## IIR_v
module IIR_v#(
    parameter DW = 16,FW = 15
)(
    input clk,rst_n,en,
    input signed [DW-1:0] din,
    output wire signed [DW-1:0] dout,
    input [31:0]index,
    output wire signed [DW+FW-1:0] dout_W
    );
==> flow/config.mk <==
export PLATFORM = sky130hd
export DESIGN_NAME = IIR_v
export DESIGN_NICKNAME = IIR_v
export VERILOG_FILES = /design/flow/design.v
export SDC_FILE = /design/flow/constraint.sdc
export NUM_CORES = 4
export LEC_CHECK = 0
export ABC_AREA = 1
export CAP_MARGIN = 25
export CORE_ASPECT_RATIO = 0.91
export CORE_MARGIN = 2
export CORE_UTILIZATION = 72
export CTS_CLUSTER_DIAMETER = 223
export CTS_CLUSTER_SIZE = 48
export GPL_ROUTABILITY_DRIVEN = 1
export GPL_TIMING_DRIVEN = 1
export MAX_ROUTING_LAYER = met4
export SETUP_SLACK_MARGIN = -1.05
export SLEW_MARGIN = 20
==> flow/constraint.sdc <==
create_clock -name core_clock -period 10.4 [get_ports {clk}]
set_input_delay 2.0800 -clock core_clock [delete_from_list [all_inputs] [get_ports {clk}]]
set_output_delay 2.0800 -clock core_clock [all_outputs]
set_load 0.01 [all_outputs]
run.sh (not shown) runs the stock make flow with config.mk's settings and CLKGATE_MAP_FILE=.
The first run failed in 5_1_grt.
Then changed:
Settings changed: ABC_AREA 1 to 0, CTS_CLUSTER_DIAMETER 223 to unset, MAX_ROUTING_LAYER met4 to unset, PLACE_DENSITY_LB_ADDON set to 0.15, SETUP_SLACK_MARGIN -1.05 to 1.37.
Clock period 10.4 ns to 13.8 ns, I/O delays scaled along.
After rerunning: Now the flow produced a layout that fails on negative setup slack. Die area fell by a few percent. Synthesized area came out lower by a few percent. Synthesized cell count goes down by about a fifth.
Then changed:
Settings changed: ABC_AREA 0 to unset, CAP_MARGIN 25 to 20, CORE_ASPECT_RATIO 0.91 to unset, CTS_CLUSTER_SIZE 48 to unset, GPL_ROUTABILITY_DRIVEN 1 to unset, GPL_TIMING_DRIVEN 1 to unset, PLACE_DENSITY_LB_ADDON 0.15 to unset, SETUP_SLACK_MARGIN 1.37 to -0.39.
Clock period 13.8 ns to 4.84 ns, I/O delays scaled along.
=> This time the run died in 5_1_grt. Die area stays flat. Synthesized cell count is unchanged. Area after synthesis stays the same.
Then changed:
Settings changed: CORE_UTILIZATION 72 to 65, MAX_ROUTING_LAYER set to met4, SETUP_SLACK_MARGIN -0.39 to unset, TNS_END_PERCENT set to 5.
Clock period 4.84 ns to 12.6 ns, I/O delays scaled along.
With this change the flow completed, yet does not pass: negative setup slack; area after synthesis does not change; die area grows by about 10%; synthesized cell count is unchanged.

* * *

v12:
IIR_v again, from the RTL that the note above started with.
## IIR_v
module IIR_v#(
    parameter DW = 16,FW = 15
)(
    input clk,rst_n,en,
    input signed [DW-1:0] din,
    output wire signed [DW-1:0] dout,
    input [31:0]index,
    output wire signed [DW+FW-1:0] dout_W
    );
export LEC_CHECK = 0
export CAP_MARGIN = 20
export CELL_PAD_IN_SITES_DETAIL_PLACEMENT = 2
export CELL_PAD_IN_SITES_GLOBAL_PLACEMENT = 2
export CORE_MARGIN = 4
export CORE_UTILIZATION = 40
export GPL_ROUTABILITY_DRIVEN = 1
export MAX_ROUTING_LAYER = met4
export SLEW_MARGIN = 20
create_clock -name core_clock -period 15.1 [get_ports {clk}]
v12: all stages complete, timing, DRC and antenna checks passed
diff inputs: v12 => v15
==> flow/config.mk <==
export PLATFORM = sky130hd
export DESIGN_NAME = IIR_v
export DESIGN_NICKNAME = IIR_v
export VERILOG_FILES = /design/flow/design.v
export SDC_FILE = /design/flow/constraint.sdc
export NUM_CORES = 4
export LEC_CHECK = 0
export CAP_MARGIN = 20
export CORE_MARGIN = 2
export CORE_UTILIZATION = 64
export SLEW_MARGIN = 20
==> flow/constraint.sdc <==
create_clock -name core_clock -period 17.4 [get_ports {clk}]
set_input_delay 3.4800 -clock core_clock [delete_from_list [all_inputs] [get_ports {clk}]]
set_output_delay 3.4800 -clock core_clock [all_outputs]
set_load 0.01 [all_outputs]
==> comparison <==
Going from v12 to v15, area of the chip shows a reduction of 39%; placed wire-length estimate after detailed placement went down. Design area went down by a few percent going from v12 to v15. Total number of nets in the final design sits lower in v15 than in v12. Run comparison: v15 startpoint of the worst setup timing path din[1]; v12 startpoint of the worst setup timing path din[10]. Diff v12 -> v15 | worst-case hold slack | increase of 11 ps.
The following lists how v11 was set up differently from v15:
diff --git a/flow/config.mk b/flow/config.mk
--- a/flow/config.mk
+++ b/flow/config.mk
@@ -8,4 +8,4 @@
 export CAP_MARGIN = 20
 export CORE_MARGIN = 2
-export CORE_UTILIZATION = 64
+export CORE_UTILIZATION = 40
 export SLEW_MARGIN = 20
==> flow/constraint.sdc <==
create_clock -name core_clock -period 13.4 [get_ports {clk}]
set_input_delay 2.6800 -clock core_clock [delete_from_list [all_inputs] [get_ports {clk}]]
set_output_delay 2.6800 -clock core_clock [all_outputs]
set_load 0.01 [all_outputs]
Across both runs, highest cell delay on the worst timing path was higher for v11 than for v15.
v15 → v11: global routing usage on met3 lost 2.5 points; worst path buffer plus inverter count picked up an extra 4; detailed-routing iteration count for the pre-antenna-repair pass picked up an extra 1; maximum fanout along the worst path lost 4.
Compared with v15, v11 shows a multi-input gate share of total cell area that is 10 points lower.
Setup slack of the critical path after layout was lower in v11 than in v15.
Here is what was changed in the inputs of v18 compared with v11.
diff --git a/flow/config.mk b/flow/config.mk
--- a/flow/config.mk
+++ b/flow/config.mk
@@ -8,4 +8,5 @@
 export CAP_MARGIN = 20
 export CORE_MARGIN = 2
-export CORE_UTILIZATION = 40
+export CORE_UTILIZATION = 72
+export CTS_CLUSTER_SIZE = 40
 export SLEW_MARGIN = 20
==> flow/constraint.sdc <==
create_clock -name core_clock -period 11.3 [get_ports {clk}]
set_input_delay 2.2600 -clock core_clock [delete_from_list [all_inputs] [get_ports {clk}]]
set_output_delay 2.2600 -clock core_clock [all_outputs]
set_load 0.01 [all_outputs]
Notes after the runs:
The area of placed instances number comes out lower for v11 vs v18.
In the reports for v11 and v18, the larger buffer count from post-CTS setup fixing belongs to v18.
v18 against v11: number of distinct standard cells referenced by the synthesized netlist held steady, chip area estimate from yosys synthesis held steady.
Post-synthesis instance area came out exactly the same in v11 and v18.
Number of cells upsized or downsized after cts in v18 is about 400% above v11.
Area of the die: v18 vs v11 down 44%
As far as multiplexer share of the synthesized area is concerned, v11 and v18 perform about the same.
v18 got as far as 5_1_grt, where a tool error ended the run.

* * *

## red
The RTL this note starts from:
==> flow/design.v <==
`timescale 1ns / 1ps
module IIR2nd#(
    parameter DW = 20,FW = 15
)(
    input clk,rst_n,en,
    input signed [DW-1:0] din,
    output logic signed[DW-1:0] dout,
    input [31:0]index
);
    localparam logic signed[DW-1:0] GAIN =41;
    function automatic logic signed[DW-1:0] DEN(input [31:0] i);
        case (i)
        32'd0:  DEN = -65446;
        32'd1:  DEN = -65421;
        32'd2:  DEN = -65381;
        32'd3:  DEN = -65325;
        32'd4:  DEN = -65252;
        32'd5:  DEN = -65163;
        32'd6:  DEN = -65058;
        32'd7:  DEN = -64938;
        32'd8:  DEN = -64801;
        32'd9:  DEN = -64648;
        32'd10: DEN = -64479;
        32'd11: DEN = -64294;
        32'd12: DEN = -64094;
        32'd13: DEN = -63877;
        32'd14: DEN = -63645;
        32'd15: DEN = -63397;
        32'd16: DEN = -63134;
        32'd17: DEN = -62855;
        32'd18: DEN = -62560;
        32'd19: DEN = -62250;
        default: DEN = 0;
        endcase
    endfunction
    localparam logic signed [DW-1:0] NUM0 = 32768, NUM1 = 0, NUM2 = -32768;
    wire signed [DW-1:0] n0;
    wire signed [DW-1:0] n1;
    wire signed [DW-1:0] n2;
    wire signed [DW-1:0] d1;
    wire signed [DW-1:0] d2;
    wire signed [DW-1:0] g ;
    assign    n0      = (NUM0);
    assign    n1     = (NUM1);
    assign    n2     = (NUM2);
    assign    d1     = (DEN(index));
    assign    d2     = (32686);
    assign    g      = (GAIN);
    logic signed [DW-1:0]   z1,z0;
    wire signed [DW-1:0] pn0;
    wire signed [DW-1:0] pn1;
    wire signed [DW-1:0] pn2;
    wire signed [DW-1:0] o ;
    wire signed [DW-1:0] pd1;
    wire signed [DW-1:0] pd2;
    assign        pn0    = 
    (((DW-FW)+(DW-FW)+(FW)+(FW))'(din)*((DW-FW)+(DW-FW)+(FW)+(FW))'(n0))>>>((FW)+(FW)-(FW));
    assign        pn1    = 
    (((DW-FW)+(DW-FW)+(FW)+(FW))'(din)*((DW-FW)+(DW-FW)+(FW)+(FW))'(n1))>>>((FW)+(FW)-(FW));
    assign        pn2    = 
    (((DW-FW)+(DW-FW)+(FW)+(FW))'(din)*((DW-FW)+(DW-FW)+(FW)+(FW))'(n2))>>>((FW)+(FW)-(FW));
    assign        o     =z0 + pn0;
    assign        pd1    = 
    (((DW-FW)+(DW-FW)+(FW)+(FW))'(o)*((DW-FW)+(DW-FW)+(FW)+(FW))'(d1))>>>((FW)+(FW)-(FW));
    assign        pd2    = 
    (((DW-FW)+(DW-FW)+(FW)+(FW))'(o)*((DW-FW)+(DW-FW)+(FW)+(FW))'(d2))>>>((FW)+(FW)-(FW));
    always_ff @( posedge clk ) begin 
        if(!rst_n) begin
            z0<=0; z1<=0;dout<=0;
        end else begin
            z0<=pn1 + z1 - pd1;
            z1<=pn2 - pd2;
            dout<=
    (((DW-FW)+(DW-FW)+(FW)+(FW))'(o)*((DW-FW)+(DW-FW)+(FW)+(FW))'(g))>>>((FW)+(FW)-(FW));
        end
    end
endmodule
module IIR#(
    parameter DW = 16,EW = 4
)(
    input clk,rst_n,en,
    input signed [DW-1:0] din,
    output logic signed [DW-1:0] dout,
    input [31:0]index,
    output logic signed [DW+EW-1:0] dout_W
    );
    localparam W = DW + EW;
    logic signed [W-1:0] din_W;
    assign din_W = din;
    assign dout = dout_W;
    IIR2nd #(W,DW-1)IIR2nd_inst(
    clk,rst_n,en, din_W, dout_W,index
        );
endmodule
`timescale 1ns / 1ps
module IIR_v#(
    parameter DW = 16,FW = 15
)(
    input clk,rst_n,en,
    input signed [DW-1:0] din,
    output wire signed [DW-1:0] dout,
    input [31:0]index,
    output wire signed [DW+FW-1:0] dout_W
    );
    IIR#(
        DW,FW
    )IIR_inst(
        clk,rst_n,en,din,dout,index,dout_W
    );
endmodule
clock: 4.84 ns
lec_check: 0
cap_margin: 20
core_margin: 2
core_utilization: 72
cts_cluster_diameter: 89
place_density_lb_addon: 0.01
setup_slack_margin: 1.13
slew_margin: 20
red did not finish; the tool stopped in global routing (5_1_grt) with error GRT-0116.
What blue does differently from red at the input level:
- changing SETUP_SLACK_MARGIN from 1.13 to 2.01
- removing CTS_CLUSTER_DIAMETER (formerly 89)
- changing the clock period (ns, I/O delays scaled along) from 4.84 to 6.95
Findings:
- In blue relative to red, placer congestion estimate had gone down slightly.
- Changes observed in blue relative to red: multiplexer area fraction after synthesis has remained practically unchanged; post-detailed-placement cell area level; number of input and output port buffers inserted about even.
- blue: aborted in clock tree synthesis (4_1_cts) (tool error)
Edits applied to the flow inputs when going from blue to green:
- clearing SETUP_SLACK_MARGIN, which used to be 2.01
- clearing PLACE_DENSITY_LB_ADDON, which used to be 0.01
- swapping 72 for 25 in CORE_UTILIZATION
- swapping 6.95 for 17.4 in the clock period (ns, I/O delays scaled along)
[summary]
Looking at the reports, green completed the entire flow and the layout it produced met the timing, DRC and antenna checks.
green vs blue: die extent in y up by more than half
Comparing x dimension of the die for green and blue, the bigger number came from green.
Re combined area of all synthesized cells: no difference whatsoever between green and blue.
green -> blue: top-level port count flat
green and blue ended up with nearly the same post-synthesis sequential element count.
From blue to green the numbers moved as follows: part of the Yosys area used for sequential elements comparable; die size now larger.
blue has lower setup slack after placement than green.
Post-synthesis mux area share came out exactly the same in green and blue.
Half-perimeter wire length after detailed placement in green vs blue: down about 25%
### green -> orange
- CORE_UTILIZATION: 25 -> 72
- CTS_CLUSTER_SIZE: unset -> 48
- PLACE_DENSITY_LB_ADDON: unset -> 0.22
- the clock period (ns, I/O delays scaled along): 17.4 -> 12.5
Notes after the runs:
orange failed in global routing (5_1_grt) with GRT-0116.
| placed wire-length estimate | orange vs green | worse |
Die size, orange vs green: down by more than half
The number of top-level design ports on orange is in line with that on green.
orange against green: placeable core region dropped 65%; starting density of the core climbed 48 points.
--- input diff orange..purple ---
- removing PLACE_DENSITY_LB_ADDON (formerly 0.22)
- changing CORE_UTILIZATION from 72 to 66
- removing CTS_CLUSTER_SIZE (formerly 48)
- changing the clock period (ns, I/O delays scaled along) from 12.5 to 10.1
Findings:
Completing all stages was not enough for purple: its layout failed the final checks because of setup timing.
Delta (purple minus orange): die height up about 4.4%, synthesized net count held, number of placed I/O pins flat.
Taking orange as the reference, in purple overall chip area climbed about 9%; number of cells in the design after placement climbed about 1.7%.
purple vs. orange: half-perimeter wire length of the detailed placement result lost 9.0%; total of cells resized after clock tree synthesis increased by 31% relative to the old numbers.

* * *

job 2280:
// IIR_v: RTL as listed in full above, without the edits since
==> flow/config.mk <==
export PLATFORM = sky130hd
export DESIGN_NAME = IIR_v
export DESIGN_NICKNAME = IIR_v
export VERILOG_FILES = /design/flow/design.v
export SDC_FILE = /design/flow/constraint.sdc
export NUM_CORES = 4
export LEC_CHECK = 0
export ABC_AREA = 1
export CAP_MARGIN = 20
export CORE_MARGIN = 10
export CORE_UTILIZATION = 59
export CTS_CLUSTER_DIAMETER = 318
export CTS_CLUSTER_SIZE = 94
export HOLD_SLACK_MARGIN = -0.07
export PLACE_DENSITY = 0.43
export SETUP_SLACK_MARGIN = -1.27
export SLEW_MARGIN = 20
export TNS_END_PERCENT = 20
==> flow/constraint.sdc <==
create_clock -name core_clock -period 13.5 [get_ports {clk}]
set_input_delay 2.7000 -clock core_clock [delete_from_list [all_inputs] [get_ports {clk}]]
set_output_delay 2.7000 -clock core_clock [all_outputs]
set_load 0.01 [all_outputs]
Job 2280 has completed all stages; timing, DRC and antenna checks passed.
Modified inputs, job 6896 compared to job 2280
Settings: changing CTS_CLUSTER_DIAMETER from 318 to 346; removing SETUP_SLACK_MARGIN (formerly -1.27); changing TNS_END_PERCENT from 20 to 15; changing CTS_CLUSTER_SIZE from 94 to 100; removing PLACE_DENSITY (formerly 0.43); changing HOLD_SLACK_MARGIN from -0.07 to -0.03; changing CORE_MARGIN from 10 to 9; changing CORE_UTILIZATION from 59 to 68.
==> results <==
When the final numbers for job 6896 and job 2280 were put side by side, the via count normalized by instance count turned out to be smaller in job 2280.
Compared with job 2280, job 6896 shows area of all placed cells without fillers lower by about 1.6%.
Higher pin slew with the least headroom to its limit among job 6896 and job 2280: job 6896
The inputs of job 4833 differ from those of job 6896 as listed below.
Settings: a change of CORE_MARGIN from 9 to 2; a change of CORE_UTILIZATION from 68 to 37.
### Flow results
In the flow results for job 4833 and job 6896, the maximum frequency is larger on job 4833.
Non-clock buffer count: job 4833 vs job 6896 up about 10%
[compare] base=job 6896 new=job 4833: fraction of area in multi-input gates now smaller.
Relative to job 6896, slew of the pin with the lowest slew margin has gone down in job 4833.
From job 6896 to job 4833, area after synthesis did not move at all.
Diff job 4833 and job 6896: wire length lower in job 6896
Between job 4833 and job 6896, it is job 4833 whose global-route usage is lower, by 13 points.

* * *

RTL: the design.v shown in full above, as it stands there.
clock: 12.6 ns
lec_check: 0
cap_margin: 15
core_margin: 2
core_utilization: 72
cts_cluster_size: 85
max_routing_layer: met4
place_density: 0.38
slew_margin: 20
tns_end_percent: 5
The starting point finished with setup timing left.
Then changed:
- CTS_CLUSTER_SIZE: 85 -> unset
- PLACE_DENSITY: 0.38 -> 0.37
What happened: The new run produced a layout that fails on setup timing. Register-to-register slack stays flat. Clock skew does not change. Setup slack does not change. Routed wire length stays the same. Area after synthesis does not change. Cell area stays the same. Synthesized cell count does not change. Sequential share of layout area is unchanged. Via count is unchanged.
Then changed:
- CTS_CLUSTER_DIAMETER: unset -> 234
- CTS_CLUSTER_SIZE: unset -> 58
- PLACE_DENSITY: 0.37 -> 0.35
- TNS_END_PERCENT: 5 -> unset
- clock period: 12.6 -> 12.7 ns (I/O delays scaled with it)
=>
- Now the flow never finished: it broke off in 5_1_grt with ODB-0269
- synthesized cell count is unchanged
- die area stays the same
- synthesized area does not change
